// microprocessor
module microprocessor #(parameter N = 8, ROM_addressBits = 6, RF_addressBits = 3) (
  input  logic                           clk             ,
  input  logic                           rst_n           ,
  input  logic [ 3+2*(RF_addressBits):0] ROM_data        ,
  input  logic [                  N-1:0] SRAM_data       ,
  output logic                           overflowPC      ,
  output logic                           ROM_readEnable  ,
  output logic                           SRAM_readEnable ,
  output logic                           SRAM_writeEnable,
  output logic [    ROM_addressBits-1:0] ROM_address     ,
  output logic [(2**RF_addressBits)-1:0] SRAM_address    ,
  output logic [                  N-1:0] SRAM_data_in
);
Settings: LEC_CHECK=0, CAP_MARGIN=20, CORE_MARGIN=2, CORE_UTILIZATION=31, GPL_ROUTABILITY_DRIVEN=0, GPL_TIMING_DRIVEN=0, PLACE_DENSITY_LB_ADDON=0.04, SLEW_MARGIN=30, TNS_END_PERCENT=70; clock period 6.2 ns.
run.sh (not shown) runs the stock make flow with config.mk's settings and CLKGATE_MAP_FILE=.
Next try:
- CORE_ASPECT_RATIO: unset -> 1.83
- CORE_UTILIZATION: 31 -> 26
- GPL_ROUTABILITY_DRIVEN: 0 -> unset
- GPL_TIMING_DRIVEN: 0 -> unset
- PLACE_DENSITY_LB_ADDON: 0.04 -> 0.14
- SLEW_MARGIN: 30 -> 20
- TNS_END_PERCENT: 70 -> unset
- clock period: 6.2 -> 6.0 ns (I/O delays scaled with it)
Die size grows by 19%; power came out higher by 7.6%; critical path depth does not change; synthesized area does not change; setup slack loses 29 ps; sequential share of layout area went down by 1.6 points; worst hold slack improves by 35 ps; final cell count is higher by 8.5%; non-clock buffer count rises by 60.
Next try:
- CAP_MARGIN: 20 -> 35
- CELL_PAD_IN_SITES_DETAIL_PLACEMENT: unset -> 1
- CORE_ASPECT_RATIO: 1.83 -> unset
- CORE_UTILIZATION: 26 -> 40
- CTS_CLUSTER_DIAMETER: unset -> 391
- PLACE_DENSITY_LB_ADDON: 0.14 -> unset
=>
- The new run passed the timing, design-rule and antenna checks
- via count climbs by 0.86%
- global-route usage grows by 7.9 points
- combinational power barely changes
- setup slack gets better by 150 ps
- hold slack loses 12 ps
- total power drops by 1.9%
- routed wire length came out lower by 12%
- clock-buffer cell count goes up by 2
- synthesized cell count does not change
- clock power went down by 3.9%
Next try:
- CAP_MARGIN: 35 -> 0
- CELL_PAD_IN_SITES_DETAIL_PLACEMENT: 1 -> 2
- CELL_PAD_IN_SITES_GLOBAL_PLACEMENT: unset -> 2
- CORE_ASPECT_RATIO: unset -> 0.8
- CTS_CLUSTER_DIAMETER: 391 -> 189
- GPL_TIMING_DRIVEN: unset -> 0
- HOLD_SLACK_MARGIN: unset -> 0.24
- SETUP_SLACK_MARGIN: unset -> 0.8
Fmax goes up by a few percent.
Count of clock-buffer cells in the layout went down by 2.
Sequential share of layout area fell by 1.3 points.
Clock power rose by about a fifth.
Sequential cell count stays the same.
Final area is higher by a few percent.
Total power rose by roughly a tenth.
Global-route usage goes up by 6.8 points.
Sequential power barely changes.
Synthesized cell count stays the same.
Next try:
- ABC_AREA: unset -> 1
- CELL_PAD_IN_SITES_GLOBAL_PLACEMENT: 2 -> 0
- CORE_MARGIN: 2 -> 7
- CTS_CLUSTER_DIAMETER: 189 -> 31
- CTS_CLUSTER_SIZE: unset -> 30
Result: This time the run never finished: it broke off in global routing (5_1_grt). Synthesized area fell by 1.9%. Die size rose by 12%. Synthesized cell count rose by about 9%.
Next try:
- ABC_AREA: 1 -> unset
- CAP_MARGIN: 0 -> 20
- CELL_PAD_IN_SITES_DETAIL_PLACEMENT: 2 -> 0
- CELL_PAD_IN_SITES_GLOBAL_PLACEMENT: 0 -> 3
- CORE_ASPECT_RATIO: 0.8 -> 1.28
- CORE_MARGIN: 7 -> 8
- CORE_UTILIZATION: 40 -> 34
- CTS_CLUSTER_DIAMETER: 31 -> 372
- CTS_CLUSTER_SIZE: 30 -> 94
- GPL_TIMING_DRIVEN: 0 -> unset
- HOLD_SLACK_MARGIN: 0.24 -> -0.09
- PLACE_DENSITY_LB_ADDON: unset -> 0.01
- SETUP_SLACK_MARGIN: 0.8 -> unset
- TNS_END_PERCENT: unset -> 15
After rerunning: The new run ran to the end with no violations. Area after synthesis rises by 2.0%. Die area rises by 21%. Synthesized cell count fell by 8.2%.

---

Starting RTL as in the previous note.
// microprocessor
module microprocessor #(parameter N = 8, ROM_addressBits = 6, RF_addressBits = 3) (
  input  logic                           clk             ,
  input  logic                           rst_n           ,
  input  logic [ 3+2*(RF_addressBits):0] ROM_data        ,
  input  logic [                  N-1:0] SRAM_data       ,
  output logic                           overflowPC      ,
  output logic                           ROM_readEnable  ,
  output logic                           SRAM_readEnable ,
  output logic                           SRAM_writeEnable,
  output logic [    ROM_addressBits-1:0] ROM_address     ,
  output logic [(2**RF_addressBits)-1:0] SRAM_address    ,
  output logic [                  N-1:0] SRAM_data_in
);
  logic RF_selectDestA, RF_selectDestB, RF_writeEnable;
  logic [1:0] RF_selectSource;
  logic [RF_addressBits-1:0] RF_writeAddress, RF_readAddressA, RF_readAddressB;
  logic [N-1:0] RF_AluRes, RF_Im, RF_destAluA, RF_destAluB;
  RF #(.N(N), .addressBits(RF_addressBits)) rf (
    clk,
    rst_n,
    RF_selectDestA,
    RF_selectDestB,
    RF_selectSource,
    RF_writeAddress,
    RF_writeEnable,
    RF_readAddressA,
    RF_readAddressB,
    RF_AluRes, SRAM_data, RF_Im,
  ...
export LEC_CHECK = 0
export ABC_AREA = 0
export CAP_MARGIN = 20
export CELL_PAD_IN_SITES_DETAIL_PLACEMENT = 1
export CELL_PAD_IN_SITES_GLOBAL_PLACEMENT = 2
export CORE_ASPECT_RATIO = 1.35
export CORE_MARGIN = 6
export CORE_UTILIZATION = 23
export CTS_CLUSTER_DIAMETER = 187
export CTS_CLUSTER_SIZE = 66
export GPL_ROUTABILITY_DRIVEN = 0
export HOLD_SLACK_MARGIN = 0.03
export MIN_ROUTING_LAYER = met2
export PLACE_DENSITY = 0.81
export SETUP_SLACK_MARGIN = -0.52
export SLEW_MARGIN = 40
export TNS_END_PERCENT = 45
create_clock -name core_clock -period 6.0 [get_ports {clk}]
The baseline produced a layout that fails on setup timing.
Change:
==> flow/config.mk (replaced) <==
export PLATFORM = sky130hd
export DESIGN_NAME = microprocessor
export DESIGN_NICKNAME = microprocessor
export VERILOG_FILES = /design/flow/design.v
export SDC_FILE = /design/flow/constraint.sdc
export NUM_CORES = 4
export LEC_CHECK = 0
export CAP_MARGIN = 20
export CELL_PAD_IN_SITES_DETAIL_PLACEMENT = 0
export CORE_ASPECT_RATIO = 1.28
export CORE_MARGIN = 8
export CORE_UTILIZATION = 47
export CTS_CLUSTER_DIAMETER = 372
export CTS_CLUSTER_SIZE = 94
export HOLD_SLACK_MARGIN = -0.09
export PLACE_DENSITY_LB_ADDON = 0.01
export SLEW_MARGIN = 20
export TNS_END_PERCENT = 15
Result: This time the run passed the timing, design-rule and antenna checks; final cell count drops by 14%; non-clock buffer count shrinks by 2; clock power fell by about 10%.
Change:
--- a/flow/config.mk
+++ b/flow/config.mk
@@ -9,2 +9 @@
-export CELL_PAD_IN_SITES_DETAIL_PLACEMENT = 0
-export CORE_ASPECT_RATIO = 1.28
+export CELL_PAD_IN_SITES_DETAIL_PLACEMENT = 1
@@ -12 +11 @@
-export CORE_UTILIZATION = 47
+export CORE_UTILIZATION = 40
The changed run passed the timing, design-rule and antenna checks.
Power rises by about 1.4%.
Design area rises by about 0.66%.
Core utilization falls by 7.4 points.
Hold slack improves by 0.015 ns.
Via count rises by about 1%.
Die area rises by 15%.

---

## run 1
microprocessor again, from the RTL that the note above started with.
clock: 5.86 ns
lec_check: 0
abc_area: 1
cap_margin: 20
cell_pad_in_sites_detail_placement: 0
core_margin: 2
core_utilization: 72
cts_cluster_diameter: 230
cts_cluster_size: 42
place_density: 0.64
setup_slack_margin: -0.26
slew_margin: 20
Run 1 ran to completion and came out clean on the timing, design-rule and antenna checks.
The following lists how run 2 was set up differently from run 1:
- CTS_CLUSTER_DIAMETER removed (was 230)
- SETUP_SLACK_MARGIN removed (was -0.26)
- ABC_AREA removed (was 1)
- PLACE_DENSITY removed (was 0.64)
- CELL_PAD_IN_SITES_DETAIL_PLACEMENT removed (was 0)
- CTS_CLUSTER_SIZE removed (was 42)
- CORE_UTILIZATION changed from 72 to 63
- the clock period (ns, I/O delays scaled along) changed from 5.86 to 6.16
### Flow results
Min number of cells in Yosys stat across run 1 and run 2: run 2. Taking run 1 as the reference point, the sequential share of cell area of run 2 falls by 1.0 points. Reported for run 1 and run 2, tally of nets with antenna violations remaining after routing turned out identical to the last digit.
Edits applied to the flow inputs when going from run 2 to run 3:
- CORE_UTILIZATION changed from 63 to 40
- the clock period (ns, I/O delays scaled along) changed from 6.16 to 5.85
## What came out
[run 3 vs run 2] power: higher in run 3. Diff run 2 -> run 3: critical path depth climbed 1; number of antenna cells inserted dropped 1; number of rows in the core area climbed about 26%; instance area after placement climbed 5.6%. Run 3 against run 2: number of global-route vias before repair went down by 2.9%, total die size went up by about 55%. Run 3 gives more count of placed standard cells including taps than run 2 did.
Input changes introduced in run 4 (baseline for comparison: run 3):
- changing CORE_UTILIZATION from 40 to 65
## What came out
Lower total power draw goes to run 4 over run 3. Area growth from synthesis to layout, run 4 and run 3: smaller value in run 4. No stage failed in run 4, and the final checks on the layout all came back clean. Run 3 did not stop at any stage, and its layout met the timing, design-rule and antenna checks. Changes observed in run 4 relative to run 3: pre-placement core utilization went up, design area saw a decrease, total met2 wirelength after detailed routing went down about 8%. Run 4 ends up with a routing usage on met1 that is 15 points higher than in run 3. Die size: run 4 is under run 3. Comparing run 4 and run 3, routability-driven placement congestion ratio is lower on run 3.
Input-level comparison between run 5 and run 4:
- setting CTS_CLUSTER_SIZE to 99 for the first time
- setting CTS_CLUSTER_DIAMETER to 252 for the first time
- changing CORE_UTILIZATION from 65 to 51
- changing the clock period (ns, I/O delays scaled along) from 5.85 to 3.17
### Flow results
Run 5 had finished all stages when the layout checks came back failing, citing negative setup slack. Of run 4 and run 5, run 4 shows the lower power, with run 5 above it. Class of the tightest hold or removal check: in2async -> run 5, reg2reg -> run 4. Taking run 4 as the reference point, the cell area after layout of run 5 rises by 34%. Between run 4 and run 5, the total wire length is higher for run 5. Looking at number of placement rows across run 4 and run 5, the one that comes out lower is run 4.
diff inputs: run 5 => run 6
- clearing CTS_CLUSTER_SIZE, which used to be 99
- putting TNS_END_PERCENT at 15 where nothing was set
- clearing CTS_CLUSTER_DIAMETER, which used to be 252
- swapping 51 for 40 in CORE_UTILIZATION
- swapping 3.17 for 4.23 in the clock period (ns, I/O delays scaled along)
==> comparison <==
Completing all stages was not enough for run 6: its layout failed the final checks because of negative setup slack.
[run 6] wire length fell 12% relative to run 5
Post-route clock period utilization: higher on run 5
Run 6 has more setup slack than run 5.
Sort run 6 and run 5 by register-to-register slack desc -> top: run 6
Of run 6 and run 5, the run reporting the higher placeable core region was run 6.

---

microprocessor again, from the RTL that the note above started with.
==> flow/config.mk <==
export PLATFORM = sky130hd
export DESIGN_NAME = microprocessor
export DESIGN_NICKNAME = microprocessor
export VERILOG_FILES = /design/flow/design.v
export SDC_FILE = /design/flow/constraint.sdc
export NUM_CORES = 4
export LEC_CHECK = 0
export ABC_AREA = 0
export CAP_MARGIN = 35
export CELL_PAD_IN_SITES_DETAIL_PLACEMENT = 0
export CELL_PAD_IN_SITES_GLOBAL_PLACEMENT = 2
export CORE_MARGIN = 4
export CORE_UTILIZATION = 51
export CTS_CLUSTER_DIAMETER = 80
export CTS_CLUSTER_SIZE = 82
export HOLD_SLACK_MARGIN = 0.01
export MAX_ROUTING_LAYER = met4
export PLACE_DENSITY = 0.45
export SLEW_MARGIN = 35
export TNS_END_PERCENT = 80
==> flow/constraint.sdc <==
create_clock -name core_clock -period 5.2 [get_ports {clk}]
set_input_delay 1.0400 -clock core_clock [delete_from_list [all_inputs] [get_ports {clk}]]
set_output_delay 1.0400 -clock core_clock [all_outputs]
set_load 0.01 [all_outputs]
The first run completed without violations.
==> next run, changes <==
==> flow/config.mk (replaced) <==
export PLATFORM = sky130hd
export DESIGN_NAME = microprocessor
export DESIGN_NICKNAME = microprocessor
export VERILOG_FILES = /design/flow/design.v
export SDC_FILE = /design/flow/constraint.sdc
export NUM_CORES = 4
export LEC_CHECK = 0
export ABC_AREA = 0
export CAP_MARGIN = 20
export CELL_PAD_IN_SITES_DETAIL_PLACEMENT = 0
export CORE_MARGIN = 2
export CORE_UTILIZATION = 71
export CTS_CLUSTER_DIAMETER = 207
export CTS_CLUSTER_SIZE = 42
export SETUP_SLACK_MARGIN = 0.6
export SLEW_MARGIN = 20
==> flow/constraint.sdc (replaced) <==
create_clock -name core_clock -period 6.34 [get_ports {clk}]
set_input_delay 1.2680 -clock core_clock [delete_from_list [all_inputs] [get_ports {clk}]]
set_output_delay 1.2680 -clock core_clock [all_outputs]
set_load 0.01 [all_outputs]
After rerunning:
- The new run produced a clean layout
- final cell count decreases by 13%
- worst setup slack gains 0.60 ns
- combinational power shrinks by 24%
- worst hold slack got worse by 0.013 ns
- critical path depth shrinks by 1
- wire length is lower by 7.9%
- area after synthesis stays the same
- synthesized cell count is unchanged
- first-iteration DRC count came out higher by 35%

---

## JK
Starting RTL as in the previous note.
Settings: LEC_CHECK=0, ABC_AREA=0, CAP_MARGIN=20, CELL_PAD_IN_SITES_DETAIL_PLACEMENT=0, CORE_ASPECT_RATIO=0.5, CORE_MARGIN=2, CORE_UTILIZATION=71, CTS_CLUSTER_DIAMETER=59, PLACE_DENSITY_LB_ADDON=0.13, SLEW_MARGIN=20; clock period 9.41 ns.
The following lists how MS was set up differently from JK:
Settings: ABC_AREA now 1, was 0; CTS_CLUSTER_DIAMETER now 207, was 59; CORE_UTILIZATION now 72, was 71; CORE_ASPECT_RATIO no longer set, was 0.5; CTS_CLUSTER_SIZE now 14, previously not set; the clock period (ns, I/O delays scaled along) now 4.9, was 9.41.
Results
- Summary — overall fraction of global-route tracks in use, MS relative to JK: higher, by 3.5 points.
- MS reports a higher area fraction in full adders, half adders and majority gates than JK does.
- Taking JK as the reference point, the worst setup skew after layout of MS falls by 0.0077 ns.
- Against JK, MS comes in 120% higher on power.
- MS contains more vias than JK.
- JK → MS: critical path arrival now smaller, DRC violation total after the first TritonRoute iteration went up by about 6%, highest fanout seen on the critical path now smaller, cell area after layout went up, combinational fraction of the cell area has decreased.
- MS: minimum setup slack after placement lower than JK
Here is what was changed in the inputs of AL compared with MS.
Settings: changing CORE_UTILIZATION from 72 to 51; changing CTS_CLUSTER_SIZE from 14 to 96; setting CORE_ASPECT_RATIO to 0.5 for the first time; setting TNS_END_PERCENT to 5 for the first time; changing ABC_AREA from 1 to 0; changing the clock period (ns, I/O delays scaled along) from 4.9 to 9.41.
--- outcome ---
NOTE detailed placer's ending HPWL MS->AL increased by a few percent. AL: inserted tap cell count 59% above MS. When AL is measured against MS, its register fraction of the total cell area turns out 2.0 points higher. Summary: with MS as the reference, cell area after layout in AL moved down by a little under 10%. AL — critical path buffer and inverter count 3 lower, MS as reference. Count of boundary I/O pins came out exactly the same in AL and MS.
> inputs changed (AL -> TR)
Settings: removing TNS_END_PERCENT (formerly 5); changing CORE_UTILIZATION from 51 to 70; removing CORE_ASPECT_RATIO (formerly 0.5); removing ABC_AREA (formerly 0); removing CTS_CLUSTER_SIZE (formerly 96); removing PLACE_DENSITY_LB_ADDON (formerly 0.13); removing CTS_CLUSTER_DIAMETER (formerly 207); removing CELL_PAD_IN_SITES_DETAIL_PLACEMENT (formerly 0); changing the clock period (ns, I/O delays scaled along) from 9.41 to 5.15.
==> comparison <==
Going from AL to TR, wire length higher; setup slack at placement lower; switching power as a share of total power lower; total power higher. TR reports its timing endpoint of the critical path as alu.ONZ[0] while AL reports SRAM_data_in[4]. Compared with AL, TR shows a count of vias placed by the detailed router that is about 15% higher. Looking at clock share of power, TR sits 1.8 points lower than AL does.
Modified inputs, PW compared to TR
Settings: ABC_AREA: unset -> 1; CTS_CLUSTER_DIAMETER: unset -> 207; CTS_CLUSTER_SIZE: unset -> 20; CELL_PAD_IN_SITES_DETAIL_PLACEMENT: unset -> 0; the clock period (ns, I/O delays scaled along): 5.15 -> 4.94.
## What came out
Post-CTS setup repair buffer count, TR and PW, lower one = PW. Compared with TR, in PW simple-gate area share of the yosys netlist picked up an extra 7.5 points, x dimension of the die moved down, final setup slack of the worst path shows an increase of 0.0075 ns, synthesized cell count grew by about 9%, final clock period utilization by the worst path now smaller. Against TR, PW reports a total routing usage reported by global routing that is lower. When the final numbers for TR and PW were put side by side, the combined area of all synthesized cells turned out to be smaller in PW. When PW is set beside TR, its part of the power in the clock network turns out to be 1.1 points smaller. Looking at power consumed by combinational cells, PW sits above TR.
Power figures rest on the tool's default switching activity, not on a simulated workload.
